`design.v`:
```
module regfile(clock,raddr1,rout1,raddr2,rout2,wen,waddr,win);
    input clock;    
    input wen; 
    input [15:0] win;
    input [2:0] raddr1,raddr2;
    input [2:0] waddr;
    output [15:0] rout1,rout2;
    reg [15:0] ram[7:0];
    assign rout1 = ram[raddr1];
    assign rout2 = ram[raddr2];
    always @(posedge clock) 
    begin
        ram[0]<=16'b0;
        if (wen) 
        begin
            if(waddr!=0) ram[waddr]<= win;
        end
    end
endmodule
module fetch_module(clock,reset,brbus,inst,imem_addr,imem_data);
    input clock;
    input reset;
    input [17:0]brbus;
    output [11:0]imem_addr;  
    input [15:0]imem_data;   
    output [15:0]inst;  
    reg [15:0]inst;
    reg [15:0] pc;
    wire brbus_valid;  
    wire brbus_taken;  
    wire [15:0]brbus_offset;
    assign brbus_valid=brbus[17];
    assign brbus_taken=brbus[16];
    assign brbus_offset=brbus[15:0];
    wire [15:0]rom_out;
    assign imem_addr=pc[12:1];
    assign rom_out=imem_data;
    reg rom_en;
    always @(posedge clock) begin
        if(reset==1) begin
            rom_en<=0;
        end
        else begin
            rom_en<=1;
        end
    end
    always @(posedge clock) begin
        if(reset==1) begin
            pc<=0;
        end
        else if(brbus_taken==1) begin
            pc<=pc+brbus_offset;
        end
        else if(brbus_valid==1) begin
            pc<=pc+2;
        end
    end
    always @(posedge clock) begin
        if(reset==1) begin
            inst<=0;
        end
        else begin
            inst<=(rom_en==1)? rom_out:16'h0000;
        end
    end
endmodule  
module decode_module(clock,reset,inst,ex_dest,mem_dest,wb_dest,wbbus,brbus,idbus);
    input clock;
    input reset;
    input [15:0]inst;
    input [2:0] ex_dest,mem_dest,wb_dest;
    input [19:0]wbbus;
    output [55:0]idbus;
    reg [55:0] idbus;
    output [17:0]brbus;
    wire wbbus_valid;
    wire [2:0]wbbus_dest;
    wire [15:0]wbbus_value;
    reg idbus_valid;
    wire [3:0]idbus_op;
    wire [2:0]idbus_dest;
    wire [15:0]idbus_value1;
    wire [15:0]idbus_value2;
    wire [15:0]idbus_stvalue;
    reg brbus_valid;
    reg brbus_taken;
    reg [15:0]brbus_offset;
    assign wbbus_valid=wbbus[19];
    assign wbbus_dest=wbbus[18:16];
    assign wbbus_value=wbbus[15:0];
    reg [15:0] inst_save;
    reg inst_save_valid;
    always @(posedge clock) begin
        if(reset==1) begin
            inst_save<=0;
            inst_save_valid<=1'b0;
        end
        else begin
            if(brbus_valid==1) begin
                inst_save<=0;
                inst_save_valid<=1'b0;
            end
            else if(inst_save_valid==1'b0) begin
                inst_save<=inst;
                inst_save_valid<=1'b1;
            end
        end
    end
    reg [15:0] cur_inst;
    always @(*) begin
        if(inst_save_valid==0) begin
            cur_inst<=inst;
        end
        else begin
            cur_inst<=inst_save;
        end
    end
    reg [2:0]reg_rd_addr2;
    always @(*) begin
        if(cur_inst[15:12]==4'b1011) begin  
            reg_rd_addr2<=cur_inst[11:9];
        end
        else begin
            reg_rd_addr2<=cur_inst[5:3];
        end
    end
    regfile registers(.clock(clock),.raddr1(cur_inst[8:6]),.rout1(idbus_value1),.raddr2(reg_rd_addr2),
                .rout2(idbus_value2),.wen(wbbus_valid),.waddr(wbbus_dest),.win(wbbus_value));
    assign idbus_stvalue={{11{cur_inst[5]}},cur_inst[4:0]};
    assign idbus_op=cur_inst[15:12];
    assign idbus_dest=cur_inst[11:9];
    reg reset_over;
    always @(posedge clock) begin
        if(reset==1) begin
            reset_over<=0;
        end
        else begin
            reset_over<=1;
        end
    end
    always @(*) begin
        if(reset_over==1) begin
            brbus_valid<=1'b1;
        end
        else begin
            brbus_valid<=1'b0;
        end
        if((cur_inst[8:6]!=0)&&((cur_inst[8:6]==ex_dest)||(cur_inst[8:6]==mem_dest)||(cur_inst[8:6]==wb_dest))) begin
            brbus_valid<=1'b0;
        end
        if(cur_inst[15:14]!=4'b11) begin
            if((cur_inst[11:9]!=0)&&((cur_inst[11:9]==ex_dest)||(cur_inst[11:9]==mem_dest)||(cur_inst[11:9]==wb_dest))) begin
                brbus_valid<=1'b0;
            end
            if((cur_inst[15]==1'b0)||(cur_inst[15:12]==4'b1000)) begin
                if((cur_inst[5:3]!=0)&&((cur_inst[5:3]==ex_dest)||(cur_inst[5:3]==mem_dest)||(cur_inst[5:3]==wb_dest))) begin
                    brbus_valid<=1'b0;
                end
            end
        end
    end
    always @(*) begin
        brbus_taken<=1'b0;
        brbus_offset<=16'h0000;
        if(cur_inst[15:14]==2'b11) begin  
            if((cur_inst[8:6]==0)||((cur_inst[8:6]!=ex_dest)&&(cur_inst[8:6]!=mem_dest)&&(cur_inst[8:6]!=wb_dest))) begin
                case(cur_inst[10:9])
                    2'b00: begin  
                        if(idbus_value1==0) begin
                            brbus_taken<=1'b1;
                            brbus_offset<={{11{cur_inst[5]}},cur_inst[4:0]};
                        end
                    end
                    2'b01: begin  
                        if((idbus_value1[15]==0)&&(idbus_value1[14:0]!=0)) begin
                            brbus_taken<=1'b1;
                            brbus_offset<={{11{cur_inst[5]}},cur_inst[4:0]};
                        end
                    end
                    2'b10: begin  
                        if((idbus_value1[15]==1)||(idbus_value1==0)) begin
                            brbus_taken<=1'b1;
                            brbus_offset<={{11{cur_inst[5]}},cur_inst[4:0]};
                        end
                    end
                endcase
            end
        end
    end
    always @(posedge clock) begin
        if(reset==1) begin
            idbus_valid<=0;
        end
        else begin
            idbus_valid<=brbus_valid;
        end
    end
    assign brbus[17]=brbus_valid;
    assign brbus[16]=brbus_taken;
    assign brbus[15:0]=brbus_offset;
    always @(posedge clock) begin
        if(reset==1) begin
            idbus<=0;
        end
        else begin
            idbus[55]<=brbus_valid;
            idbus[54:51]<=idbus_op;
            idbus[50:48]<=idbus_dest;
            idbus[47:32]<=idbus_value1;
            idbus[31:16]<=idbus_value2;
            idbus[15:0]<=idbus_stvalue;
        end
    end
endmodule
module alu_module(clock,reset,idbus,exbus,ex_dest);
    input clock;
    input reset;
    input [55:0]idbus;
    output [39:0]exbus;
    reg [39:0]exbus;
    output [2:0]ex_dest;
    reg [2:0]ex_dest;
    wire idbus_valid;
    wire [3:0]idbus_op;
    wire [2:0]idbus_dest;
    wire [15:0]idbus_value1;
    wire [15:0]idbus_value2;
    wire [15:0]idbus_stvalue;
    reg exbus_valid;
    reg [3:0]exbus_op;
    reg [2:0]exbus_dest;
    reg [15:0]exbus_exresult;
    reg [15:0]exbus_stvalue;
    assign idbus_valid=idbus[55];
    assign idbus_op=idbus[54:51];
    assign idbus_dest=idbus[50:48];
    assign idbus_value1=idbus[47:32];
    assign idbus_value2=idbus[31:16];
    assign idbus_stvalue=idbus[15:0];
    always @(*) begin
        if(idbus_valid==1) begin
            ex_dest<=idbus_dest;
        end
        else begin
            ex_dest<=0;
        end
    end
    always @(*) begin
        exbus_valid<=0;
        exbus_op<=0;
        exbus_dest<=0;
        exbus_exresult<=16'h0000;
        exbus_stvalue<=16'h0000;
        if(idbus_valid==1'b1) begin
            exbus_valid<=1;
            exbus_op<=idbus_op;
            exbus_dest<=idbus_dest;
            case(idbus_op)
                4'b0001: begin  
                    exbus_exresult<=idbus_value1+idbus_value2;
                end
                4'b0010: begin  
                    exbus_exresult<=idbus_value1-idbus_value2;
                end
                4'b0011: begin  
                    exbus_exresult<=idbus_value1&idbus_value2;
                end
                4'b0100: begin  
                    exbus_exresult<=idbus_value1|idbus_value2;
                end
                4'b0101: begin  
                    exbus_exresult<=~idbus_value1;
                end
                4'b0110: begin  
                    exbus_exresult<=idbus_value1<<idbus_value2[3:0];
                end
                4'b0111: begin  
                    exbus_exresult<=(~(16'hffff>>idbus_value2[3:0]))|(idbus_value1>>idbus_value2[3:0]);
                end
                4'b1000: begin  
                    exbus_exresult<=idbus_value1>>idbus_value2[3:0];
                end
                4'b1001: begin  
                    exbus_exresult<=idbus_value1+idbus_stvalue;
                end
                4'b1010: begin  
                    exbus_exresult<=idbus_value1+idbus_stvalue;
                end
                4'b1011: begin  
                    exbus_exresult<=idbus_value1+idbus_stvalue;
                    exbus_stvalue<=idbus_value2;
                end
            endcase
        end
    end
    always @(posedge clock) begin
        if(reset==1) begin
            exbus<=0;
        end
        else begin
            exbus[39]<=exbus_valid;
            exbus[38:35]<=exbus_op;
            exbus[34:32]<=exbus_dest;
            exbus[31:16]<=exbus_exresult;
            exbus[15:0]<=exbus_stvalue;
        end
    end
endmodule 
module mem_module(clock,reset,exbus,membus,mem_dest,dmem_addr,dmem_we,dmem_wdata,dmem_rdata);
    input clock;
    input reset;
    output [11:0]dmem_addr;   
    output dmem_we;           
    output [15:0]dmem_wdata;  
    input [15:0]dmem_rdata;   
    input [39:0]exbus;
    output [39:0]membus;
    reg [39:0] membus;
    output [2:0]mem_dest;
    reg [2:0]mem_dest;
    wire exbus_valid;
    wire [3:0]exbus_op;
    wire [2:0]exbus_dest;
    wire [15:0]exbus_exresult;
    wire [15:0]exbus_stvalue;
    wire membus_valid;
    wire [3:0]membus_op;
    wire [2:0]membus_dest;
    wire [15:0]membus_exresult;
    wire [15:0]membus_memresult;
    assign exbus_valid=exbus[39];
    assign exbus_op=exbus[38:35];
    assign exbus_dest=exbus[34:32];
    assign exbus_exresult=exbus[31:16];
    assign exbus_stvalue=exbus[15:0];
    always @(*) begin
        if(exbus_valid==1) begin
            mem_dest<=exbus_dest;
        end
        else begin
            mem_dest<=0;
        end
end
    reg rd_wr;  
    always @(*) begin
        rd_wr<=0;
        if(exbus_op==4'b1011) begin  
            rd_wr<=1;
        end
    end
    assign membus_valid=exbus_valid;
    assign membus_op=exbus_op;
    assign membus_dest=exbus_dest;
    assign membus_exresult=exbus_exresult;
    assign dmem_addr=exbus_exresult[11:0];
    assign dmem_we=rd_wr;
    assign dmem_wdata=exbus_stvalue;
    assign membus_memresult=dmem_rdata;
    always @(posedge clock) begin
        if(reset==1) begin
            membus<=0;
        end
        else begin
            membus[39]<=membus_valid;
            membus[38:35]<=membus_op;
            membus[34:32]<=membus_dest;
            membus[31:16]<=membus_exresult;
            membus[15:0]<=membus_memresult;
        end
    end
endmodule 
module wb_module(clock,reset,membus,wbbus,wb_dest);
    input clock;
    input reset;
    input [39:0]membus;
    output [19:0]wbbus;
    reg [19:0]wbbus;
    output [2:0]wb_dest;
    reg [2:0]wb_dest;
    wire membus_valid;
    wire [3:0]membus_op;
    wire [2:0]membus_dest;
    wire [15:0]membus_exresult;
    wire [15:0]membus_memresult;
    reg wbbus_valid;
    reg [2:0]wbbus_dest;
    reg [15:0]wbbus_value;
    assign membus_valid=membus[39];
    assign membus_op=membus[38:35];
    assign membus_dest=membus[34:32];
    assign membus_exresult=membus[31:16];
    assign membus_memresult=membus[15:0];
    always @(*) begin
        if(membus_valid==1) begin
            wb_dest<=membus_dest;
        end
        else begin
            wb_dest<=0;
        end
    end
    always @(*) begin
        wbbus_valid<=0;
        wbbus_dest<=0;
        wbbus_value<=0;
        if(membus_valid==1) begin
            if((membus_op[3]==1'b0)||((membus_op[3:2]==2'b10)&&(membus_op[1:0]!=2'b11))) begin
                wbbus_valid<=1;
                wbbus_dest<=membus_dest;
                wbbus_value<=(membus_op[3:1]==3'b101)? membus_memresult:membus_exresult;
            end
        end
    end
    always @(*) begin
        wbbus[19]<=wbbus_valid;
        wbbus[18:16]<=wbbus_dest;
        wbbus[15:0]<=wbbus_value;
    end
endmodule
module cpu(clock,reset,imem_addr,imem_data,dmem_addr,dmem_we,dmem_wdata,dmem_rdata);
    input clock;
    input reset;
    output [11:0]imem_addr;
    input [15:0]imem_data;
    output [11:0]dmem_addr;
    output dmem_we;
    output [15:0]dmem_wdata;
    input [15:0]dmem_rdata;
    wire [17:0]brbus;
    wire [15:0]inst;
    wire [2:0] ex_dest,mem_dest,wb_dest;
    wire [19:0]wbbus;
    wire [55:0]idbus;
    wire [39:0]exbus;
    wire [39:0]membus;
    fetch_module fetch(.clock(clock),.reset(reset),.brbus(brbus),.inst(inst),.imem_addr(imem_addr),.imem_data(imem_data));
    decode_module decode(.clock(clock),.reset(reset),.inst(inst),.ex_dest(ex_dest),.mem_dest(mem_dest),
                        .wb_dest(wb_dest),.wbbus(wbbus),.brbus(brbus),.idbus(idbus));
    alu_module alu(.clock(clock),.reset(reset),.idbus(idbus),.exbus(exbus),.ex_dest(ex_dest));
    mem_module mem(.clock(clock),.reset(reset),.exbus(exbus),.membus(membus),.mem_dest(mem_dest),
                   .dmem_addr(dmem_addr),.dmem_we(dmem_we),.dmem_wdata(dmem_wdata),.dmem_rdata(dmem_rdata));
    wb_module wb(.clock(clock),.reset(reset),.membus(membus),.wbbus(wbbus),.wb_dest(wb_dest));
endmodule
```
`run.sh`:
```
#!/bin/bash
# the make line also repeats each setting of config.mk as NAME=value (left out here)
make -C /OpenROAD-flow-scripts/flow DESIGN_CONFIG=/design/flow/config.mk WORK_HOME=/design/flow/orfs CLKGATE_MAP_FILE= finish
```
`config.mk`:
```
export PLATFORM = sky130hd
export DESIGN_NAME = cpu
export DESIGN_NICKNAME = cpu
export VERILOG_FILES = /design/flow/design.v
export SDC_FILE = /design/flow/constraint.sdc
export NUM_CORES = 4
export LEC_CHECK = 0
export ABC_AREA = 1
export CAP_MARGIN = 10
export CELL_PAD_IN_SITES_DETAIL_PLACEMENT = 0
export CORE_MARGIN = 2
export CORE_UTILIZATION = 70
export CTS_CLUSTER_DIAMETER = 200
export CTS_CLUSTER_SIZE = 14
export GPL_ROUTABILITY_DRIVEN = 1
export GPL_TIMING_DRIVEN = 1
export PLACE_DENSITY_LB_ADDON = 0.29
export SETUP_SLACK_MARGIN = -0.12
export SLEW_MARGIN = 20
export TNS_END_PERCENT = 55
```
`constraint.sdc`:
```
create_clock -name core_clock -period 4.0 [get_ports {clock}]
set_input_delay 0.8000 -clock core_clock [delete_from_list [all_inputs] [get_ports {clock}]]
set_output_delay 0.8000 -clock core_clock [all_outputs]
set_load 0.01 [all_outputs]
```
==> impl_metrics.json, run 1 <==
{
  "port_buffers": 74,
  "synth_cells": 2185,
  "crit_chain": "nand2_1 -> buf_6 -> nand3b_1 -> nand3_1 -> nand2_1 -> nand2_1 -> nand2_1 -> nor2_1 -> nand2_1 -> nor2_4 -> nand2_1 -> nand2_4 -> nand3_4 -> nor2_1 -> buf_4 -> ha_1 -> a21oi_1 -> o21ai_0 -> a21oi_1 -> xnor2_1 -> nand4_1 -> nand2_1 -> nor2_1 -> nor2_1",
  "worstHoldPathCells": 2,
  "drc": 0,
  "mux_share_pct": 0.427,
  "h-tree-depth": 1,
  "top_area_share_pct": 23.1,
  "async_flop_share_pct": 0,
  "fin_crit_sh_pct": 95.9,
  "rrSetupSlack_ns": 0.16,
  "dp.final_hpwl_mm": 36.8,
  "cts-buffers-inserted": 25,
  "edf_count": 112,
  "p_leak_nw": 7.90,
  "ys_sh_xor_pct": 2.67,
  "endpoint": "fetch.pc[8]$_SDFFE_PP0P_",
  "ys_area_mm2": 0.0164,
  "grt_overflow": 0,
  "clkTransAtPathRegs_ns": 0.07,
  "drv_cap": 0,
  "drt_wl_total_mm": 53.9,
  "clockBufferDepth": 3,
  "pg_seq_mw": 3.38,
  "hold_class": "flop to flop",
  "dieHeight_um": 157,
  "layout.nets": 2298,
  "warnings": 30,
  "grt_max_degree": 129,
  "ys_ff": 301,
  "gp_congestion": 1.02,
  "powerDensity_mw_per_mm2": 389,
  "comb_power_mw": 1.44,
  "rr_worst_depth": 24,
  "die_w_um": 157,
  "hold_path_end": "mem.membus[30]$_SDFF_PP0_",
  "r2r-end": "fetch.pc[8]$_SDFFE_PP0P_",
  "p_sw_mw": 2.16,
  "critical-path-top-delay-family": "simple AND/OR/NAND/NOR gates",
  "grt_pass1_vias": 15400,
  "cp_num_buf_inv": 2,
  "fin_crit_ns": 3.84,
  "skew_ns": 0.0340,
  "grt_util_all_layers_pct": 43.7,
  "postCtsSetupRepairBufs": 0,
  "end_kind": "flop",
  "yosys-stat-cells": 2185,
  "yosys-top-cells-count": "nand2_1 (462), inv_1 (287), nor2_1 (237)",
  "ant_nets": 0,
  "top_cell": "nand2_1",
  "seq_power_share_pct": 47.8,
  "slowest_delay_ns": 0.40,
  "synth.area.top_cells": "dfxtp_1 (23%), edfxtp_1 (21%), nand2_1 (11%), inv_1 (6.6%), nor2_1 (5.4%)",
  "drt-initial-drc-count": 2472,
  "setup-tns-final_ns": 0,
  "clk_latency_ns": 0.55,
  "fmax_ghz": 0.261,
  "status": "no timing/DRC/antenna violations",
  "ys_seq_share_pct": 43.6,
  "cell_internal_pwr_mw": 4.92,
  "yosys.area_share.simple_pct": 25.3,
  "clkPwrFrac_pct": 32.0,
  "wl_per_cell_um": 21.0,
  "path_class": "flop to flop",
  "num_vias": 16000,
  "syn_area_per_cell_um2": 7.51,
  "antenna_found_initial": 0,
  "power_frac_comb_pct": 20.3,
  "syn_area_mm2": 0.0164,
  "ff_type": "dfxtp_1",
  "relSlewSlack_pct": 43.0,
  "report.final.slew_viol_count": 0,
  "cp_max_fo": 32,
  "start_kind": "flop",
  "swShare_pct": 30.5,
  "cp.depth": 24,
  "cp.required_ns": 4.48,
  "critPathArrivalTime_ns": 4.32,
  "r2r_start": "decode.inst_save_valid$_SDFF_PP0_",
  "critPathLaunch": "decode.inst_save_valid$_SDFF_PP0_",
  "ir_drop_mv": 0.422,
  "power-top-group": "sequential cells",
  "vias_per_cell": 6.23,
  "top_area_cell": "dfxtp_1",
  "netlist_logic_family_top": "simple AND/OR/NAND/NOR gates",
  "area_growth_pct": 11.2,
  "cts_hold_buf": 0,
  "crit_slowest_cell": "dfxtp_4",
  "p_total_mw": 7.08,
  "root_buffer": "clkbuf_16",
  "ys_sh_adder_pct": 2.69,
  "first_pass_iters": 6,
  "cts_tree": "built",
  "fp_util_pct": 70.5,
  "grt_pass1_wl_mm": 82.8,
  "worst-slew-pin-transition_ns": 0.856,
  "finalHoldViolCount": 0,
  "yosys_warnings": 6,
  "rows": 56,
  "antenna_cells": 0,
  "final_core_utilization_pct": 78.4,
  "min_from": "alu.exbus[30]$_SDFF_PP0_",
  "dieArea_mm2": 0.0247,
  "setup_violations": 0,
  "cts.sinks": 301,
  "clk-power_mw": 2.26,
  "synthAoiAreaFrac_pct": 14.0,
  "coreArea_mm2": 0.0233,
  "pin_count": 75,
  "synth_cell_type_count": 57,
  "nFillCells": 1578,
  "timing.critical_path.mode_cell": "nand2_1"
}
## stage by stage
step,instances,hold slack [ns],setup slack [ns],instance area (µm²)
finish,2564,0.414,0.163,18200
global route,2564,0.419,-0.0941,18200
CTS,2563,0.416,-0.0296,18200
detailed placement,2521,0.403,0.0121,17500
global placement,2521,0.395,0.200,17500
floorplan,2200,0.388,0.523,16500
## per-layer routing
| metal | GRT usage (%) | wire length [µm] | up-vias |
|---|---|---|---|
| met2 | 67.8 | 23500 | 1244 |
| li1 | - | - | 7198 |
| met4 | 27.4 | 3760 | 0 |
| met1 | 55.2 | 19400 | 7245 |
| met3 | 10.3 | 7210 | 283 |
| met5 | 0 | 0 | - |
## final cells by class
class	count	area, µm²	area share (%)
Clock buffer	40	682	3.74
Timing Repair Buffer	144	1380	7.56
Tap cell	319	399	2.19
Inverter	293	1100	6.03
Multi-Input combinational cell	1465	7510	41.2
Sequential cell	301	7150	39.2
Clock inverter	2	17.5	0.0961
## what timing repair did
item	4_1_cts	5_1_grt
resized	0	13
endpoints found under the hold margin	0	0
endpoints found under the setup margin	0	9
==> run 2, diff against run 1 <==
Settings changed: ABC_AREA 1 to default, CAP_MARGIN 10 to 20, CELL_PAD_IN_SITES_DETAIL_PLACEMENT 0 to 1, CELL_PAD_IN_SITES_GLOBAL_PLACEMENT from default to 1, CORE_ASPECT_RATIO from default to 1.37, CORE_UTILIZATION 70 to 71, CTS_CLUSTER_DIAMETER 200 to 101, CTS_CLUSTER_SIZE 14 to default, GPL_ROUTABILITY_DRIVEN 1 to default, GPL_TIMING_DRIVEN 1 to 0, MAX_ROUTING_LAYER from default to met4, PLACE_DENSITY_LB_ADDON 0.29 to 0.15, SETUP_SLACK_MARGIN -0.12 to default, TNS_END_PERCENT 55 to default.
Clock period 4.0 ns to 10.4 ns, I/O delays scaled along.
==> impl_metrics.json, run 2 <==
{
  "yosys.area_share.simple_pct": 16.1,
  "rows": 63,
  "yosys_warnings": 6,
  "top_cell": "nor2_1",
  "top_area_cell": "dfxtp_1",
  "lastStage": "3_1_place_gp_skip_io",
  "ys_area_mm2": 0.0157,
  "dieHeight_um": 178,
  "synth_cells": 1587,
  "yosys-stat-cells": 1587,
  "yosys-top-cells-count": "nor2_1 (196), dfxtp_1 (189), edfxtp_1 (112)",
  "synthAoiAreaFrac_pct": 15.5,
  "syn_area_mm2": 0.0157,
  "ys_ff": 301,
  "synth_cell_type_count": 76,
  "top_area_share_pct": 24.0,
  "dieArea_mm2": 0.0234,
  "synth.area.top_cells": "dfxtp_1 (24%), edfxtp_1 (21%), mux4_2 (6.2%), mux2i_1 (5.1%), nor2_1 (4.7%)",
  "ys_sh_xor_pct": 2.89,
  "ff_type": "dfxtp_1",
  "firstError": "[ERROR FLW-0024] Place density exceeds 1.0 (current PLACE_DENSITY_LB_ADDON =  0.15). Please check if the value of  PLACE_DENSITY_LB_ADDON is between 0 and 0.99.",
  "mux_share_pct": 12.2,
  "async_flop_share_pct": 0,
  "ys_seq_share_pct": 45.4,
  "ys_sh_adder_pct": 2.80,
  "die_w_um": 131,
  "coreArea_mm2": 0.0217,
  "fp_util_pct": 72.6,
  "netlist_logic_family_top": "simple AND/OR/NAND/NOR gates",
  "status": "stopped before the end",
  "syn_area_per_cell_um2": 9.92,
  "edf_count": 112
}
==> run 3, diff against run 2 <==
Settings changed: CAP_MARGIN 20 to 40, CELL_PAD_IN_SITES_DETAIL_PLACEMENT 1 to 2, CELL_PAD_IN_SITES_GLOBAL_PLACEMENT 1 to default, CORE_ASPECT_RATIO 1.37 to default, CORE_UTILIZATION 71 to 24, CTS_CLUSTER_DIAMETER 101 to default, MAX_ROUTING_LAYER met4 to met5, PLACE_DENSITY from default to 0.37, PLACE_DENSITY_LB_ADDON 0.15 to default.
Clock period 10.4 ns to 9.74 ns, I/O delays scaled along.
==> impl_metrics.json, run 3 <==
{
  "area_growth_pct": 21.9,
  "first_pass_iters": 5,
  "ys_ff": 301,
  "nFillCells": 7199,
  "worstHoldPathCells": 1,
  "ff_type": "dfxtp_1",
  "antenna_cells": 0,
  "warnings": 28,
  "combGateArea_mm2": 0.00789,
  "clk-power_mw": 1.52,
  "critical-path-top-delay-family": "AND-OR/OR-AND gates",
  "critPathLaunch": "decode.inst_save[7]$_SDFF_PP0_",
  "hold_class": "flop to flop",
  "layout.nets": 1807,
  "rsz0062_at_grt": "false",
  "cts_hold_buf": 0,
  "h-tree-depth": 2,
  "path_class": "flop to flop",
  "crit_chain": "mux2i_1 -> nand2_1 -> clkbuf_1 -> o22ai_1 -> a21oi_1 -> nand4_1 -> nor4_2 -> mux2i_1 -> and2_1 -> buf_2 -> buf_6 -> nor2_1 -> ha_1 -> fa_1 -> a21oi_1 -> o21ai_0 -> and2_1 -> o41ai_1 -> o21ai_0 -> o41ai_1 -> xor2_1 -> a211o_1 -> o211ai_2",
  "yosys_warnings": 6,
  "powerDensity_mw_per_mm2": 176,
  "cp_num_buf_inv": 3,
  "p_total_mw": 3.37,
  "crit_slowest_cell": "mux2i_1",
  "cts_resized": 0,
  "dp.final_hpwl_mm": 49.1,
  "p_sw_mw": 0.932,
  "rrSetupSlack_ns": 2.06,
  "ys_area_mm2": 0.0157,
  "grt_pass1_vias": 14400,
  "pin_count": 75,
  "root_buffer": "clkbuf_16",
  "placed_area_mm2": 0.0178,
  "comb_power_mw": 0.469,
  "finish.instance_area_mm2": 0.0192,
  "power-top-group": "clock",
  "ir_drop_mv": 0.0934,
  "fin_crit_sh_pct": 78.8,
  "report.final.slew_viol_count": 0,
  "cp.depth": 23,
  "yosys.area_share.simple_pct": 16.1,
  "drv_cap": 0,
  "dieArea_mm2": 0.0677,
  "yosys-top-cells-count": "nor2_1 (196), dfxtp_1 (189), edfxtp_1 (112)",
  "postCtsSetupRepairBufs": 0,
  "endpoint": "fetch.pc[12]$_SDFFE_PP0P_",
  "clk_latency_ns": 0.56,
  "drt_wl_total_mm": 64.5,
  "finalHoldViolCount": 0,
  "rr_worst_depth": 23,
  "vias_per_cell": 4.99,
  "hold_path_end": "mem.membus[30]$_SDFF_PP0_",
  "synth_cell_type_count": 76,
  "async_flop_share_pct": 0,
  "cp_max_fo": 10,
  "netlist_logic_family_top": "simple AND/OR/NAND/NOR gates",
  "critPathArrivalTime_ns": 8.16,
  "synthAoiAreaFrac_pct": 15.5,
  "grt_overflow": 0,
  "yosys-stat-cells": 1587,
  "power_frac_comb_pct": 13.9,
  "final_core_utilization_pct": 29.7,
  "clkPwrFrac_pct": 45.1,
  "regArea_mm2": 0.00715,
  "die_w_um": 260,
  "dieHeight_um": 260,
  "worst-slew-pin-transition_ns": 0.864,
  "cp.required_ns": 10.23,
  "wl_per_cell_um": 24.6,
  "drc": 0,
  "skew_ns": 0.0160,
  "ys_sh_adder_pct": 2.80,
  "synth_cells": 1587,
  "cell_internal_pwr_mw": 2.44,
  "fin_crit_ns": 7.68,
  "num_vias": 13100,
  "cts_tree": "built",
  "synth.area.top_cells": "dfxtp_1 (24%), edfxtp_1 (21%), mux4_2 (6.2%), mux2i_1 (5.1%), nor2_1 (4.7%)",
  "cts.sinks": 301,
  "antenna_found_initial": 2,
  "ys_seq_share_pct": 45.4,
  "start_kind": "flop",
  "rows": 93,
  "top_area_cell": "dfxtp_1",
  "end_kind": "flop",
  "gp_congestion": 0.928,
  "grt_pass1_wl_mm": 96.5,
  "r2r-end": "fetch.pc[12]$_SDFFE_PP0P_",
  "grt_util_all_layers_pct": 19.1,
  "status": "no timing/DRC/antenna violations",
  "setup_violations": 0,
  "fp_util_pct": 24.3,
  "cts-buffers-inserted": 38,
  "coreArea_mm2": 0.0647,
  "slowest_delay_ns": 0.68,
  "syn_area_mm2": 0.0157,
  "min_from": "alu.exbus[30]$_SDFF_PP0_",
  "edf_count": 112,
  "fmax_ghz": 0.130,
  "grt_max_degree": 17,
  "pg_seq_mw": 1.38,
  "swShare_pct": 27.7,
  "relSlewSlack_pct": 42.0,
  "clockBufferDepth": 3,
  "top_cell": "nor2_1",
  "port_buffers": 74,
  "ys_sh_xor_pct": 2.89,
  "drt-initial-drc-count": 832,
  "seq_power_share_pct": 41.0,
  "syn_area_per_cell_um2": 9.92,
  "top_area_share_pct": 24.0,
  "r2r_start": "decode.inst_save[7]$_SDFF_PP0_",
  "ant_nets": 0,
  "mux_share_pct": 12.2,
  "setup-tns-final_ns": 0,
  "clkTransAtPathRegs_ns": 0.06,
  "p_leak_nw": 7.11
}
[run 3: per-layer routing]
metal | global-route usage [%] | wire length [µm] | vias up
li1 | - | - | 6043
met5 | 0 | 0 | -
met3 | 2.36 | 1960 | 97
met2 | 33.2 | 31500 | 242
met1 | 24.4 | 29000 | 6711
met4 | 6.33 | 1970 | 0
[run 3: area by class of cell]
class,count,share of cell area (%)
timing repair buffer,97,4.83
sequential,301,37.2
buffer,136,3.76
inverter,24,0.469
clock buffer,50,5.84
clock inverter,20,1.15
tap,855,5.58
multi-input combinational,1141,41.1
[run 3: stage by stage]
stage	setup WS [ns]	std cells	hold WS, ns
4_1_cts	1.99	2621	0.462
2_1_floorplan	4.58	1602	0.414
5_1_grt	1.45	2624	0.478
3_3_place_gp	2.10	2531	0.449
3_5_place_dp	2.00	2551	0.444
6_report	2.06	2624	0.450
==> run 4, diff against run 3 <==
Settings changed: ABC_AREA from default to 1, CAP_MARGIN 40 to 20, CELL_PAD_IN_SITES_DETAIL_PLACEMENT 2 to 1, CELL_PAD_IN_SITES_GLOBAL_PLACEMENT from default to 2, CORE_MARGIN 2 to 5, CORE_UTILIZATION 24 to 40, GPL_ROUTABILITY_DRIVEN from default to 0, HOLD_SLACK_MARGIN from default to 0.18, MAX_ROUTING_LAYER met5 to met4, MIN_ROUTING_LAYER from default to met1, PLACE_DENSITY 0.37 to default, SETUP_SLACK_MARGIN from default to 0.24, SLEW_MARGIN 20 to 35.
Clock period 9.74 ns to 4.21 ns, I/O delays scaled along.
==> impl_metrics.json, run 4 <==
{
  "placed_area_mm2": 0.0181,
  "finalHoldViolCount": 0,
  "worstHoldPathCells": 2,
  "ys_seq_share_pct": 43.6,
  "pin_count": 75,
  "dp.final_hpwl_mm": 51.0,
  "grt_util_all_layers_pct": 30.7,
  "drv_cap": 0,
  "ys_ff": 301,
  "die_w_um": 212,
  "ir_drop_mv": 0.248,
  "cp.depth": 25,
  "power-top-group": "sequential cells",
  "p_total_mw": 8.02,
  "yosys.area_share.simple_pct": 25.3,
  "end_kind": "flop",
  "vias_per_cell": 5.55,
  "grt_pass1_vias": 16800,
  "relSlewSlack_pct": 35.2,
  "grt_overflow": 0,
  "yosys_warnings": 6,
  "area_growth_pct": 24.0,
  "dieHeight_um": 212,
  "coreArea_mm2": 0.0407,
  "top_area_share_pct": 23.1,
  "rr_worst_depth": 25,
  "synth_cells": 2185,
  "swShare_pct": 31.3,
  "antenna_found_initial": 0,
  "cts.sinks": 301,
  "netlist_logic_family_top": "simple AND/OR/NAND/NOR gates",
  "num_vias": 16200,
  "nFillCells": 5017,
  "endpoint": "fetch.pc[6]$_SDFFE_PP0P_",
  "r2r_start": "decode.inst_save_valid$_SDFF_PP0_",
  "async_flop_share_pct": 0,
  "wl_per_cell_um": 23.6,
  "slowest_delay_ns": 0.39,
  "syn_area_mm2": 0.0164,
  "warnings": 32,
  "crit_slowest_cell": "dfxtp_4",
  "fmax_ghz": 0.254,
  "synth_cell_type_count": 57,
  "power_frac_comb_pct": 20.4,
  "clk-power_mw": 3.15,
  "seq_power_share_pct": 40.3,
  "top_cell": "nand2_1",
  "hold_class": "flop to flop",
  "worst-slew-pin-transition_ns": 0.972,
  "rows": 74,
  "yosys-top-cells-count": "nand2_1 (462), inv_1 (287), nor2_1 (237)",
  "antenna_cells": 0,
  "status": "no timing/DRC/antenna violations",
  "setup_violations": 0,
  "cp_max_fo": 8,
  "comb_power_mw": 1.63,
  "p_sw_mw": 2.51,
  "synthAoiAreaFrac_pct": 14.0,
  "rsz0062_at_grt": "true",
  "ff_type": "dfxtp_1",
  "clk_latency_ns": 0.56,
  "first_pass_iters": 5,
  "edf_count": 112,
  "ys_sh_xor_pct": 2.67,
  "drc": 0,
  "drt-initial-drc-count": 1390,
  "layout.nets": 2422,
  "port_buffers": 74,
  "cts-buffers-inserted": 36,
  "grt_pass1_wl_mm": 102,
  "cp.required_ns": 4.69,
  "setup-tns-final_ns": 0,
  "cell_internal_pwr_mw": 5.51,
  "ys_area_mm2": 0.0164,
  "powerDensity_mw_per_mm2": 394,
  "report.final.slew_viol_count": 0,
  "clockBufferDepth": 3,
  "yosys-stat-cells": 2185,
  "syn_area_per_cell_um2": 7.51,
  "pg_seq_mw": 3.23,
  "root_buffer": "clkbuf_16",
  "critical-path-top-delay-family": "simple AND/OR/NAND/NOR gates",
  "finish.instance_area_mm2": 0.0203,
  "ys_sh_adder_pct": 2.69,
  "drt_wl_total_mm": 68.8,
  "fp_util_pct": 40.3,
  "p_leak_nw": 8.65,
  "min_from": "alu.exbus[29]$_SDFF_PP0_",
  "rrSetupSlack_ns": 0.28,
  "clkTransAtPathRegs_ns": 0.06,
  "clkPwrFrac_pct": 39.3,
  "path_class": "flop to flop",
  "start_kind": "flop",
  "synth.area.top_cells": "dfxtp_1 (23%), edfxtp_1 (21%), nand2_1 (11%), inv_1 (6.6%), nor2_1 (5.4%)",
  "cts_tree": "built",
  "critPathArrivalTime_ns": 4.41,
  "skew_ns": 0.0261,
  "mux_share_pct": 0.427,
  "fin_crit_sh_pct": 93.5,
  "dieArea_mm2": 0.0452,
  "ant_nets": 0,
  "hold_path_end": "mem.membus[29]$_SDFF_PP0_",
  "r2r-end": "fetch.pc[6]$_SDFFE_PP0P_",
  "fin_crit_ns": 3.93,
  "grt_max_degree": 15,
  "cp_num_buf_inv": 6,
  "critPathLaunch": "decode.inst_save_valid$_SDFF_PP0_",
  "h-tree-depth": 2,
  "top_area_cell": "dfxtp_1"
}
## run 4: final cells by class
cell class	count	area, µm²	area share [%]
Timing Repair Buffer	116	1250	6.16
Multi-Input combinational cell	1465	8030	39.5
Clock buffer	46	1020	5.02
Buffer	141	942	4.63
Tap cell	532	666	3.27
Sequential cell	301	7150	35.2
Clock inverter	19	163	0.800
Inverter	293	1120	5.49
## run 4: timing repair
item | CTS | global route
cloned | 1 | 3
resized | 75 | 120
pin swaps | 10 | 49
hold buffers | 0 | 0
setup buffers | 15 | 13
setup endpoints to repair | 22 | 17
## run 4: layer usage
layer  GRT usage (%)  vias to the layer above  routed length [µm]
li1                -                     7472                   -
met1            40.3                     7868               29600
met2            47.8                      659               30900
met3            5.56                      157                5370
met4            11.2                        0                2860
met5               -                        -                   0
## run 4: through the flow
step | hold slack [ns] | instances | util [%] | setup WS, ns
after global placement | 0.411 | 2806 | 43.9 | -0.852
final | 0.407 | 2913 | 49.9 | 0.276
after global routing | 0.434 | 2913 | 49.9 | 0.0482
after CTS | 0.414 | 2897 | 48.3 | 0.216
after detailed placement | 0.406 | 2816 | 44.4 | -0.682
after floorplan | 0.388 | 2200 | - | 0.733
==> run 5, diff against run 4 <==
Settings changed: ABC_AREA 1 to default, CELL_PAD_IN_SITES_DETAIL_PLACEMENT 1 to default, CELL_PAD_IN_SITES_GLOBAL_PLACEMENT 2 to default, CORE_MARGIN 5 to 2, CORE_UTILIZATION 40 to 72, GPL_ROUTABILITY_DRIVEN 0 to default, GPL_TIMING_DRIVEN 0 to default, HOLD_SLACK_MARGIN 0.18 to default, MAX_ROUTING_LAYER met4 to default, MIN_ROUTING_LAYER met1 to default, PLACE_DENSITY_LB_ADDON from default to 0.27, SETUP_SLACK_MARGIN 0.24 to 0.66, SLEW_MARGIN 35 to 20.
Clock period 4.21 ns to 5.11 ns, I/O delays scaled along.
==> impl_metrics.json, run 5 <==
{
  "status": "finished with violations",
  "violations": "setup timing",
  "rsz0062_at_grt": "true",
  "pre_cts_slack_ns": 0.0261,
  "syn_area_per_cell_um2": 9.92,
  "crit_chain": "mux2i_1 -> nand2_1 -> buf_12 -> o22ai_1 -> a21oi_2 -> nand4_1 -> nor4_4 -> buf_4 -> mux2i_4 -> and2_4 -> buf_6 -> nor2_4 -> fa_2 -> a21oi_2 -> o21ai_1 -> and2_4 -> o41ai_4 -> o21ai_2 -> o41ai_2 -> xor2_1 -> a211o_1 -> o211ai_2",
  "hold_path_end": "mem.membus[30]$_SDFF_PP0_",
  "grt_max_degree": 92,
  "grt_overflow": 0,
  "drt_wl_total_mm": 59.9,
  "clkPwrFrac_pct": 38.6,
  "crit_slowest_cell": "dfxtp_1",
  "ys_area_mm2": 0.0157,
  "grt_util_met3_pct": 11.9,
  "vias_per_cell": 7.71,
  "ff_type": "dfxtp_1",
  "yosys-top-cells-count": "nor2_1 (196), dfxtp_1 (189), edfxtp_1 (112)",
  "comb_power_mw": 0.937,
  "synth.area.top_cells": "dfxtp_1 (24%), edfxtp_1 (21%), mux4_2 (6.2%), mux2i_1 (5.1%), nor2_1 (4.7%)",
  "rows": 54,
  "setup-tns-final_ns": -1.17,
  "p_leak_nw": 7.03,
  "num_vias": 15200,
  "cts_hold_buf": 0,
  "ys_ff": 301,
  "netlist_logic_family_top": "simple AND/OR/NAND/NOR gates",
  "clk_latency_ns": 0.58,
  "cp.required_ns": 5.56,
  "powerDensity_mw_per_mm2": 313,
  "antenna_found_initial": 5,
  "cell_internal_pwr_mw": 4.14,
  "fmax_ghz": 0.179,
  "cts_tree": "built",
  "worstHoldPathCells": 1,
  "hold_class": "flop to flop",
  "path_class": "flop to flop",
  "cp_num_buf_inv": 3,
  "worst-slew-pin-transition_ns": 1.26,
  "synthAoiAreaFrac_pct": 15.5,
  "fin_crit_ns": 5.57,
  "nFillCells": 978,
  "final_core_utilization_pct": 85.9,
  "port_buffers": 74,
  "cts.sinks": 301,
  "clockBufferDepth": 3,
  "syn_area_mm2": 0.0157,
  "h-tree-depth": 1,
  "setup_violations": 6,
  "mux_share_pct": 12.2,
  "p_total_mw": 5.80,
  "ys_sh_adder_pct": 2.80,
  "top_area_cell": "dfxtp_1",
  "drc": 0,
  "dieArea_mm2": 0.0231,
  "cp.depth": 22,
  "skew_ns": 0.0258,
  "root_buffer": "clkbuf_16",
  "top_cell": "nor2_1",
  "power_frac_comb_pct": 16.1,
  "async_flop_share_pct": 0,
  "ys_seq_share_pct": 45.4,
  "critical-path-top-delay-family": "simple AND/OR/NAND/NOR gates",
  "hold_ws_ns": 0.446,
  "grt_busiest_layer": "met2",
  "finish.instance_area_mm2": 0.0186,
  "drv_cap": 0,
  "ir_drop_mv": 0.339,
  "coreArea_mm2": 0.0216,
  "edf_count": 112,
  "p_sw_mw": 1.66,
  "dp.final_hpwl_mm": 32.1,
  "clk-power_mw": 2.24,
  "swShare_pct": 28.7,
  "yosys_warnings": 6,
  "rrSetupSlack_ns": -0.46,
  "area_growth_pct": 17.9,
  "die_w_um": 152,
  "fin_crit_sh_pct": 109,
  "grt_use_met1_pct": 54.8,
  "end_kind": "flop",
  "synth_cells": 1587,
  "layout.nets": 1737,
  "ant_nets": 0,
  "top_area_share_pct": 24.0,
  "place_inst": 1889,
  "dieHeight_um": 152,
  "start_kind": "flop",
  "r2r_start": "fetch.inst[7]$_SDFF_PP0_",
  "wl_per_cell_um": 30.4,
  "finalNonFillerCells": 1974,
  "critPathLaunch": "fetch.inst[7]$_SDFF_PP0_",
  "grt_util_all_layers_pct": 44.7,
  "gp_congestion": 1.00,
  "pin_count": 75,
  "yosys-stat-cells": 1587,
  "report.final.slew_viol_count": 0,
  "critPathArrivalTime_ns": 6.02,
  "final.setup.worst_slack_ns": -0.464,
  "clkTransAtPathRegs_ns": 0.06,
  "rr_worst_depth": 22,
  "seq_power_share_pct": 45.2,
  "warnings": 31,
  "slowest_delay_ns": 0.61,
  "ys_sh_xor_pct": 2.89,
  "cp_max_fo": 12,
  "placed_area_mm2": 0.0168,
  "grtUsageMet2_pct": 70.8,
  "relSlewSlack_pct": 16.2,
  "drt-initial-drc-count": 2825,
  "pg_seq_mw": 2.63,
  "first_pass_iters": 9,
  "r2r-end": "fetch.pc[12]$_SDFFE_PP0P_",
  "endpoint": "fetch.pc[12]$_SDFFE_PP0P_",
  "synth_cell_type_count": 76,
  "power-top-group": "sequential cells",
  "finalHoldViolCount": 0,
  "fp_util_pct": 72.8,
  "yosys.area_share.simple_pct": 16.1,
  "grt_pass1_wl_mm": 80.2,
  "cts-buffers-inserted": 29,
  "min_from": "alu.exbus[30]$_SDFF_PP0_",
  "grt_pass1_vias": 14200
}
==> run 5: what timing repair did <==
action / CTS / global route
setup endpoints to repair: 9 / 12
cloned: 4 / 1
resized: 56 / 62
pin swaps: 21 / 29
setup buffers: 11 / 13
==> run 5: area by class of cell <==
class / instances / area, µm² / share of cell area [%]
diodes: 3 / 7.51 / 0.0404
clock buffers: 40 / 861 / 4.64
clock inverters: 13 / 120 / 0.647
inverters: 24 / 100 / 0.539
multi-input cells: 1142 / 8360 / 45.0
flip-flops and latches: 301 / 7150 / 38.5
well taps: 280 / 350 / 1.89
repair buffers: 169 / 1610 / 8.64
repair inverters: 2 / 15.0 / 0.0809
==> run 5: routing by layer <==
layer | routed length (µm) | up-vias | share of wire [%]
li1 | - | 5908 | -
met1 | 19000 | 6926 | 32
met2 | 25300 | 1749 | 42
met3 | 9240 | 637 | 15
met4 | 6390 | 4 | 11
met5 | 17 | - | 0.028
==> run 6, diff against run 5 <==
Settings changed: ABC_AREA from default to 0, CAP_MARGIN 20 to 15, CELL_PAD_IN_SITES_DETAIL_PLACEMENT from default to 2, CORE_ASPECT_RATIO from default to 1.22, CORE_MARGIN 2 to 10, CORE_UTILIZATION 72 to 47, GPL_ROUTABILITY_DRIVEN from default to 1, MIN_ROUTING_LAYER from default to met1, PLACE_DENSITY_LB_ADDON 0.27 to 0.12, SETUP_SLACK_MARGIN 0.66 to 1.89, TNS_END_PERCENT from default to 30.
Clock period 5.11 ns to 9.16 ns, I/O delays scaled along.
==> impl_metrics.json, run 6 <==
{
  "status": "no timing/DRC/antenna violations",
  "end_kind": "flop",
  "dieArea_mm2": 0.0413,
  "yosys_warnings": 6,
  "start_kind": "flop",
  "grt_overflow": 0,
  "swShare_pct": 30.2,
  "edf_count": 112,
  "wl_met3_mm": 5.80,
  "slowest_delay_ns": 0.56,
  "cts_hold_buf": 0,
  "cp.depth": 22,
  "r2r-end": "fetch.pc[12]$_SDFFE_PP0P_",
  "syn_area_per_cell_um2": 9.92,
  "yosys.area_share.simple_pct": 16.1,
  "coreArea_mm2": 0.0332,
  "critPathLaunch": "decode.inst_save_valid$_SDFF_PP0_",
  "die_w_um": 186,
  "dieHeight_um": 222,
  "top_area_share_pct": 24.0,
  "dp.final_hpwl_mm": 46.3,
  "warnings": 28,
  "clockBufferDepth": 3,
  "ys_area_mm2": 0.0157,
  "top_area_cell": "dfxtp_1",
  "async_flop_share_pct": 0,
  "ys_seq_share_pct": 45.4,
  "power-top-group": "sequential cells",
  "ir_drop_mv": 0.167,
  "relSlewSlack_pct": 12.3,
  "path_class": "flop to flop",
  "finalNonFillerCells": 2051,
  "ff_type": "dfxtp_1",
  "hold_class": "flop to flop",
  "fin_crit_ns": 7.16,
  "setup_violations": 0,
  "endpoint": "fetch.pc[12]$_SDFFE_PP0P_",
  "area_growth_pct": 13.0,
  "drc": 0,
  "setup-tns-final_ns": 0,
  "cts_tree": "built",
  "hold_ws_ns": 0.460,
  "comb_power_mw": 0.499,
  "worst-slew-pin-transition_ns": 1.31,
  "pin_count": 75,
  "crit_slowest_cell": "nor4_2",
  "yosys-stat-cells": 1587,
  "ys_ff": 301,
  "clkPwrFrac_pct": 41.8,
  "seq_power_share_pct": 43.4,
  "vias_per_cell": 6.90,
  "cp_num_buf_inv": 2,
  "cell_internal_pwr_mw": 2.36,
  "wl_met1_mm": 25.2,
  "pg_seq_mw": 1.47,
  "rsz0062_at_grt": "false",
  "cp_max_fo": 24,
  "rrSetupSlack_ns": 2.00,
  "crit_chain": "buf_6 -> mux2_2 -> nand2_2 -> o22ai_1 -> a21oi_1 -> nand4_1 -> nor4_2 -> mux2i_1 -> buf_4 -> and2_2 -> nor2_1 -> ha_1 -> fa_1 -> a21oi_1 -> o21ai_0 -> and2_1 -> o41ai_2 -> o21ai_0 -> o41ai_1 -> xor2_1 -> a211o_1 -> o211ai_2",
  "rr_worst_depth": 22,
  "postCtsSetupRepairBufs": 0,
  "grt_pass1_wl_mm": 107,
  "skew_ns": 0.0279,
  "finalHoldViolCount": 0,
  "grt_util_all_layers_pct": 34.7,
  "report.final.slew_viol_count": 0,
  "cts-buffers-inserted": 34,
  "syn_area_mm2": 0.0157,
  "grt_pass1_vias": 15500,
  "port_buffers": 74,
  "critical-path-top-delay-family": "AND-OR/OR-AND gates",
  "finish.instance_area_mm2": 0.0178,
  "routed.top_layer": "met5",
  "mux_share_pct": 12.2,
  "cp.required_ns": 9.62,
  "clk-power_mw": 1.41,
  "top_cell": "nor2_1",
  "synth_cell_type_count": 76,
  "gp_congestion": 0.961,
  "place_inst": 1989,
  "fmax_ghz": 0.140,
  "num_vias": 14200,
  "h-tree-depth": 2,
  "cts.sinks": 301,
  "first_pass_iters": 5,
  "p_sw_mw": 1.02,
  "critPathArrivalTime_ns": 7.62,
  "placed_area_mm2": 0.0166,
  "clk_latency_ns": 0.55,
  "synth_cells": 1587,
  "layout.nets": 1675,
  "ys_sh_xor_pct": 2.89,
  "fin_crit_sh_pct": 78.2,
  "grt_max_degree": 83,
  "ant_nets": 0,
  "power_frac_comb_pct": 14.8,
  "wl_per_cell_um": 35.2,
  "clkTransAtPathRegs_ns": 0.07,
  "nFillCells": 3293,
  "cts_resized": 6,
  "netlist_logic_family_top": "simple AND/OR/NAND/NOR gates",
  "powerDensity_mw_per_mm2": 190,
  "hold_path_end": "mem.membus[30]$_SDFF_PP0_",
  "synthAoiAreaFrac_pct": 15.5,
  "r2r_start": "decode.inst_save_valid$_SDFF_PP0_",
  "p_leak_nw": 6.64,
  "antenna_found_initial": 3,
  "drt_wl_total_mm": 72.3,
  "ys_sh_adder_pct": 2.80,
  "routed-wl-met2_mm": 35.7,
  "root_buffer": "clkbuf_16",
  "synth.area.top_cells": "dfxtp_1 (24%), edfxtp_1 (21%), mux4_2 (6.2%), mux2i_1 (5.1%), nor2_1 (4.7%)",
  "p_total_mw": 3.38,
  "rows": 74,
  "drv_cap": 0,
  "worstHoldPathCells": 1,
  "min_from": "alu.exbus[30]$_SDFF_PP0_",
  "drt-initial-drc-count": 1774,
  "fp_util_pct": 47.4,
  "yosys-top-cells-count": "nor2_1 (196), dfxtp_1 (189), edfxtp_1 (112)"
}
-- run 6: metal layers --
metal	track usage (%)	vias up
met5	0	-
met4	24.2	2
met3	6.89	358
met2	58.4	945
met1	38.4	7081
li1	-	5770
-- run 6: metrics by stage --
step	util [%]	setup WS [ns]
floorplan	-	4.00
global placement	50.1	2.27
detailed placement	50.1	1.43
CTS	53.4	1.90
global route	53.5	1.93
finish	53.5	2.00
-- run 6: final cells by class --
class                           instances  area, µm²  share of cell area (%)
Antenna cell                            1       2.50                  0.0141
Clock buffer                           41        950                    5.34
Clock inverter                         20        148                   0.830
Inverter                               24       90.1                   0.506
Multi-Input combinational cell       1141       7950                    44.7
Sequential cell                       301       7150                    40.2
Tap cell                              418        523                    2.94
Timing Repair Buffer                  105        975                    5.48
==> run 7, diff against run 6 <==
Settings changed: ABC_AREA 0 to default, CAP_MARGIN 15 to 20, CELL_PAD_IN_SITES_DETAIL_PLACEMENT 2 to default, CORE_ASPECT_RATIO 1.22 to default, CORE_MARGIN 10 to 2, CORE_UTILIZATION 47 to 10, GPL_ROUTABILITY_DRIVEN 1 to default, MIN_ROUTING_LAYER met1 to default, PLACE_DENSITY_LB_ADDON 0.12 to default, SETUP_SLACK_MARGIN 1.89 to default, TNS_END_PERCENT 30 to default.
Clock period 9.16 ns to 8.21 ns, I/O delays scaled along.
==> impl_metrics.json, run 7 <==
{
  "num_vias": 12200,
  "rsz0062_at_grt": "false",
  "pg_seq_mw": 1.63,
  "grt_pass1_vias": 11700,
  "fp_util_pct": 10.1,
  "synth_cells": 1587,
  "warnings": 28,
  "rrSetupSlack_ns": 1.20,
  "ys_sh_xor_pct": 2.89,
  "clk-power_mw": 1.51,
  "ys_ff": 301,
  "pin_count": 75,
  "ant_nets": 0,
  "worstHoldPathCells": 1,
  "yosys.area_share.simple_pct": 16.1,
  "cp_max_fo": 49,
  "ys_seq_share_pct": 45.4,
  "r2r-end": "fetch.pc[12]$_SDFFE_PP0P_",
  "critical-path-top-delay-family": "multiplexers",
  "finalHoldViolCount": 0,
  "yosys-top-cells-count": "nor2_1 (196), dfxtp_1 (189), edfxtp_1 (112)",
  "mux_share_pct": 12.2,
  "p_leak_nw": 6.56,
  "hold_class": "flop to flop",
  "hold_ws_ns": 0.448,
  "regArea_mm2": 0.00715,
  "finalNonFillerCells": 3680,
  "cts_tree": "built",
  "fin_crit_sh_pct": 85.3,
  "ys_sh_adder_pct": 2.80,
  "wl_per_cell_um": 14.2,
  "cp.required_ns": 8.72,
  "cp_num_buf_inv": 1,
  "cts.sinks": 301,
  "edf_count": 112,
  "place_inst": 3621,
  "r2r_start": "decode.inst_save[6]$_SDFF_PP0_",
  "gp_congestion": 0.925,
  "final_core_utilization_pct": 12.7,
  "port_buffers": 74,
  "endpoint": "fetch.pc[12]$_SDFFE_PP0P_",
  "clkTransAtPathRegs_ns": 0.07,
  "dieHeight_um": 401,
  "ys_area_mm2": 0.0157,
  "seq_power_share_pct": 45.0,
  "antenna_found_initial": 5,
  "die_w_um": 401,
  "area_growth_pct": 25.8,
  "final.setup.worst_slack_ns": 1.20,
  "top_area_cell": "dfxtp_1",
  "start_kind": "flop",
  "cts-buffers-inserted": 31,
  "critPathLaunch": "decode.inst_save[6]$_SDFF_PP0_",
  "root_buffer": "clkbuf_16",
  "dieArea_mm2": 0.161,
  "coreArea_mm2": 0.156,
  "relSlewSlack_pct": 25.2,
  "status": "no timing/DRC/antenna violations",
  "synthAoiAreaFrac_pct": 15.5,
  "report.final.slew_viol_count": 0,
  "drt-initial-drc-count": 1223,
  "syn_area_mm2": 0.0157,
  "yosys_warnings": 6,
  "top_cell": "nor2_1",
  "ir_drop_mv": 0.116,
  "fmax_ghz": 0.143,
  "syn_area_per_cell_um2": 9.92,
  "rr_worst_depth": 20,
  "dp.final_hpwl_mm": 38.5,
  "combGateArea_mm2": 0.00796,
  "setup-tns-final_ns": 0,
  "vias_per_cell": 3.32,
  "h-tree-depth": 1,
  "antenna_cells": 0,
  "power-top-group": "sequential cells",
  "grt_util_all_layers_pct": 6.21,
  "crit_chain": "mux2_4 -> mux4_2 -> mux2i_1 -> nand4_1 -> nor4_2 -> mux2i_1 -> buf_4 -> and2_1 -> nor2_1 -> ha_1 -> fa_1 -> a21oi_1 -> o21ai_0 -> and2_1 -> o41ai_1 -> o21ai_0 -> o41ai_1 -> xor2_1 -> a211o_1 -> o211ai_2",
  "synth_cell_type_count": 76,
  "postCtsSetupRepairBufs": 0,
  "rows": 145,
  "clk_latency_ns": 0.60,
  "grt_pass1_wl_mm": 76.9,
  "cp.depth": 20,
  "synth.area.top_cells": "dfxtp_1 (24%), edfxtp_1 (21%), mux4_2 (6.2%), mux2i_1 (5.1%), nor2_1 (4.7%)",
  "hold_path_end": "mem.membus[30]$_SDFF_PP0_",
  "clockBufferDepth": 3,
  "first_pass_iters": 5,
  "grt_overflow": 0,
  "skew_ns": 0.0287,
  "yosys-stat-cells": 1587,
  "top_area_share_pct": 24.0,
  "pre_cts_slack_ns": 1.23,
  "cts_resized": 0,
  "drt_wl_total_mm": 52.2,
  "min_from": "alu.exbus[30]$_SDFF_PP0_",
  "worst-slew-pin-transition_ns": 1.12,
  "ff_type": "dfxtp_1",
  "crit_slowest_cell": "mux2_4",
  "comb_power_mw": 0.479,
  "drc": 0,
  "power_frac_comb_pct": 13.2,
  "path_class": "flop to flop",
  "netlist_logic_family_top": "simple AND/OR/NAND/NOR gates",
  "fin_crit_ns": 7.01,
  "layout.nets": 1665,
  "grt_max_degree": 79,
  "drv_cap": 0,
  "nFillCells": 17600,
  "end_kind": "flop",
  "cts_hold_buf": 0,
  "async_flop_share_pct": 0,
  "slowest_delay_ns": 0.79,
  "critPathArrivalTime_ns": 7.51,
  "powerDensity_mw_per_mm2": 183,
  "setup_violations": 0,
  "clkPwrFrac_pct": 41.7,
  "swShare_pct": 26.7,
  "cell_internal_pwr_mw": 2.65,
  "p_sw_mw": 0.966
}
==> run 7: per-stage QoR <==
step	total power, mW	area (µm²)
floorplan	1.98	15800
global placement	2.13	18700
detailed placement	2.13	18700
CTS	3.64	19800
global route	3.76	19800
finish	3.62	19800
==> run 7: metal layers <==
layer  track usage (%)  wire length, µm  share of wire, %  up-vias
li1                  -                -                 -     5757
met1              8.14            22800                44     5902
met2              10.4            24900                48      472
met3              1.20             3380               6.5       76
met4              1.59             1180               2.3        2
met5                 0                9             0.017        -
==> run 7: final cells by class <==
class / count / area share (%)
Clock inverter: 26 / 1.63
Inverter: 24 / 0.455
Timing Repair Buffer: 98 / 4.68
Tap cell: 2058 / 13.0
Sequential cell: 301 / 36.1
Multi-Input combinational cell: 1141 / 40.2
Clock buffer: 32 / 3.94
==> run 8, diff against run 7 <==
Settings changed: CORE_UTILIZATION 10 to 72, CTS_CLUSTER_DIAMETER from default to 28, CTS_CLUSTER_SIZE from default to 81, PLACE_DENSITY_LB_ADDON from default to 0.27, SETUP_SLACK_MARGIN from default to 1.24, TNS_END_PERCENT from default to 5.
Clock period 8.21 ns to 4.32 ns, I/O delays scaled along.
==> impl_metrics.json, run 8 <==
{
  "ff_type": "dfxtp_1",
  "pin_count": 75,
  "top_area_share_pct": 24.0,
  "root_buffer": "clkbuf_16",
  "h-tree-depth": 2,
  "synthAoiAreaFrac_pct": 15.5,
  "placed_area_mm2": 0.0173,
  "yosys-top-cells-count": "nor2_1 (196), dfxtp_1 (189), edfxtp_1 (112)",
  "syn_area_mm2": 0.0157,
  "ys_sh_adder_pct": 2.80,
  "die_w_um": 152,
  "cts.sinks": 301,
  "cts_hold_buf": 0,
  "rows": 54,
  "clockBufferDepth": 3,
  "ys_sh_xor_pct": 2.89,
  "grt_util_all_layers_pct": 77.6,
  "synth_cell_type_count": 76,
  "ys_area_mm2": 0.0157,
  "dieHeight_um": 152,
  "syn_area_per_cell_um2": 9.92,
  "top_cell": "nor2_1",
  "edf_count": 112,
  "firstError": "[ERROR GRT-0232] Routing congestion too high. Check the congestion heatmap in the GUI.",
  "dp.final_hpwl_mm": 32.4,
  "top_area_cell": "dfxtp_1",
  "yosys_warnings": 6,
  "ys_ff": 301,
  "synth_cells": 1587,
  "coreArea_mm2": 0.0216,
  "lastStage": "5_1_grt",
  "port_buffers": 74,
  "netlist_logic_family_top": "simple AND/OR/NAND/NOR gates",
  "mux_share_pct": 12.2,
  "dieArea_mm2": 0.0231,
  "grt_overflow": 58,
  "gp_congestion": 0.999,
  "synth.area.top_cells": "dfxtp_1 (24%), edfxtp_1 (21%), mux4_2 (6.2%), mux2i_1 (5.1%), nor2_1 (4.7%)",
  "fp_util_pct": 72.8,
  "ys_seq_share_pct": 45.4,
  "yosys-stat-cells": 1587,
  "async_flop_share_pct": 0,
  "yosys.area_share.simple_pct": 16.1,
  "cts-buffers-inserted": 56,
  "status": "stopped before the end"
}
run 8: metal layers:
layer / GRT usage [%] / overflow
met3: 63.9 / 0
met4: 75.3 / 31
met5: 18.0 / 0
met1: 78.6 / 0
met2: 94.0 / 27
run 8: timing repair:
item                                    CTS
setup buffers                            24
pin swaps                                53
resized                                 127
endpoints found under the hold margin     0
endpoints found under the setup margin   55
gates cloned                              4
run 8: metrics by stage:
step / hold slack, ns / power, mW / cells / setup WS, ns / utilization [%]
after floorplan: 0.414 / 3.77 / 1602 / -0.575 / -
after CTS: 0.439 / 8.69 / 2076 / -0.674 / 92.6
after detailed placement: 0.432 / 4.11 / 1944 / -0.759 / 80.0
after global placement: 0.420 / 4.09 / 1944 / -0.558 / 80.0
==> run 9, diff against run 8 <==
Settings changed: ABC_AREA from default to 1, CELL_PAD_IN_SITES_DETAIL_PLACEMENT from default to 0, CORE_UTILIZATION 72 to 68, CTS_CLUSTER_DIAMETER 28 to 31, CTS_CLUSTER_SIZE 81 to 90, GPL_ROUTABILITY_DRIVEN from default to 1, GPL_TIMING_DRIVEN from default to 1, HOLD_SLACK_MARGIN from default to -0.1, PLACE_DENSITY_LB_ADDON 0.27 to default, SETUP_SLACK_MARGIN 1.24 to -0.25, TNS_END_PERCENT 5 to 70.
Clock period 4.32 ns to 4.67 ns, I/O delays scaled along.
==> impl_metrics.json, run 9 <==
{
  "hold_ws_ns": 0.435,
  "dieHeight_um": 159,
  "drc": 0,
  "cp_max_fo": 33,
  "layout.nets": 2302,
  "port_buffers": 74,
  "ys_sh_xor_pct": 2.67,
  "fin_crit_sh_pct": 106,
  "pre_cts_slack_ns": 0.224,
  "synth_cells": 2185,
  "ys_ff": 301,
  "area_growth_pct": 16.0,
  "r2r-end": "fetch.pc[11]$_SDFFE_PP0P_",
  "gp_congestion": 1.02,
  "clkTransAtPathRegs_ns": 0.07,
  "async_flop_share_pct": 0,
  "top_area_share_pct": 23.1,
  "drt_wl_total_mm": 65.6,
  "violations": "setup timing",
  "comb_power_mw": 1.31,
  "ant_nets": 0,
  "clk-power_mw": 3.77,
  "nFillCells": 1354,
  "syn_area_mm2": 0.0164,
  "power_frac_comb_pct": 16.4,
  "synth_cell_type_count": 57,
  "synth.area.top_cells": "dfxtp_1 (23%), edfxtp_1 (21%), nand2_1 (11%), inv_1 (6.6%), nor2_1 (5.4%)",
  "antenna_found_initial": 0,
  "pin_count": 75,
  "report.final.slew_viol_count": 0,
  "top_area_cell": "dfxtp_1",
  "setup-tns-final_ns": -1.54,
  "swShare_pct": 31.7,
  "syn_area_per_cell_um2": 7.51,
  "rrSetupSlack_ns": -0.28,
  "synthAoiAreaFrac_pct": 14.0,
  "root_buffer": "clkbuf_16",
  "dp.final_hpwl_mm": 37.2,
  "warnings": 30,
  "cell_internal_pwr_mw": 5.45,
  "cts_hold_buf": 0,
  "worstHoldPathCells": 2,
  "start_kind": "flop",
  "setup_violations": 8,
  "ys_sh_adder_pct": 2.69,
  "r2r_start": "decode.inst_save_valid$_SDFF_PP0_",
  "endpoint": "fetch.pc[11]$_SDFFE_PP0P_",
  "drt-initial-drc-count": 3937,
  "mux_share_pct": 0.427,
  "yosys.area_share.simple_pct": 25.3,
  "ff_type": "dfxtp_1",
  "clkPwrFrac_pct": 47.1,
  "ir_drop_mv": 0.364,
  "cts-buffers-inserted": 51,
  "cp.required_ns": 5.17,
  "p_total_mw": 7.99,
  "grt_pass1_wl_mm": 98.0,
  "netlist_logic_family_top": "simple AND/OR/NAND/NOR gates",
  "edf_count": 112,
  "grt_overflow": 0,
  "drv_cap": 0,
  "clk_latency_ns": 0.60,
  "status": "finished with violations",
  "die_w_um": 159,
  "wl_per_cell_um": 25.3,
  "timing.critical_path.mode_cell": "nand2_1",
  "fin_crit_ns": 4.95,
  "relSlewSlack_pct": 24.2,
  "ys_area_mm2": 0.0164,
  "critPathLaunch": "decode.inst_save_valid$_SDFF_PP0_",
  "fp_util_pct": 69.7,
  "powerDensity_mw_per_mm2": 420,
  "seq_power_share_pct": 36.5,
  "top_cell": "nand2_1",
  "critical-path-top-delay-family": "simple AND/OR/NAND/NOR gates",
  "grt_max_degree": 91,
  "clockBufferDepth": 3,
  "h-tree-depth": 2,
  "power-top-group": "clock",
  "final.setup.worst_slack_ns": -0.285,
  "yosys-top-cells-count": "nand2_1 (462), inv_1 (287), nor2_1 (237)",
  "rows": 56,
  "ys_seq_share_pct": 43.6,
  "fmax_ghz": 0.202,
  "hold_class": "flop to flop",
  "skew_ns": 0.0645,
  "dieArea_mm2": 0.0254,
  "end_kind": "flop",
  "path_class": "flop to flop",
  "p_leak_nw": 8.28,
  "hold_path_end": "mem.membus[37]$_SDFF_PP0_",
  "final_core_utilization_pct": 80.8,
  "first_pass_iters": 14,
  "yosys_warnings": 6,
  "finalHoldViolCount": 0,
  "cts_tree": "built",
  "cts.sinks": 301,
  "p_sw_mw": 2.53,
  "cp.depth": 27,
  "num_vias": 17800,
  "grt_util_all_layers_pct": 49.6,
  "pg_seq_mw": 2.92,
  "coreArea_mm2": 0.0235,
  "grt_pass1_vias": 17300,
  "vias_per_cell": 6.87,
  "worst-slew-pin-transition_ns": 1.13,
  "slowest_delay_ns": 0.38,
  "crit_slowest_cell": "dfxtp_2",
  "min_from": "alu.exbus[37]$_SDFF_PP0_",
  "cp_num_buf_inv": 4,
  "rr_worst_depth": 27,
  "yosys-stat-cells": 2185,
  "critPathArrivalTime_ns": 5.46
}
==> run 9: per-layer routing <==
metal,share of wire (%),global-route usage (%),vias to the layer above
met4,9.9,35.1,0
met5,0,0,-
met3,16,15.2,693
li1,-,-,7233
met1,32,59.4,7859
met2,42,76.3,2057
==> run 9: repair_timing <==
action / CTS / global route
cloned: 0 / 1
pin swaps: 0 / 1
setup buffers: 0 / 3
setup endpoints to repair: 3 / 8
resized: 1 / 6
==> run 9: area by class of cell <==
| class | instances | area, µm² | share of cell area, % |
|---|---|---|---|
| antenna | 1 | 2.50 | 0.0131 |
| clock buffer | 64 | 1410 | 7.40 |
| clock inverter | 32 | 302 | 1.58 |
| inverter | 293 | 1100 | 5.78 |
| multi-input combinational | 1465 | 7500 | 39.4 |
| sequential | 301 | 7150 | 37.6 |
| tap | 319 | 399 | 2.10 |
| timing repair buffer | 122 | 1170 | 6.15 |
==> run 9: through the flow <==
| step | cell area [µm²] | std cells |
|---|---|---|
| 6_report | 19000 | 2597 |
| 5_1_grt | 19000 | 2596 |
| 4_1_cts | 18900 | 2592 |
| 3_5_place_dp | 17200 | 2496 |
| 3_3_place_gp | 17200 | 2496 |
| 2_1_floorplan | 16500 | 2200 |
No activity file was given, so power comes from the tool's default toggle rates.
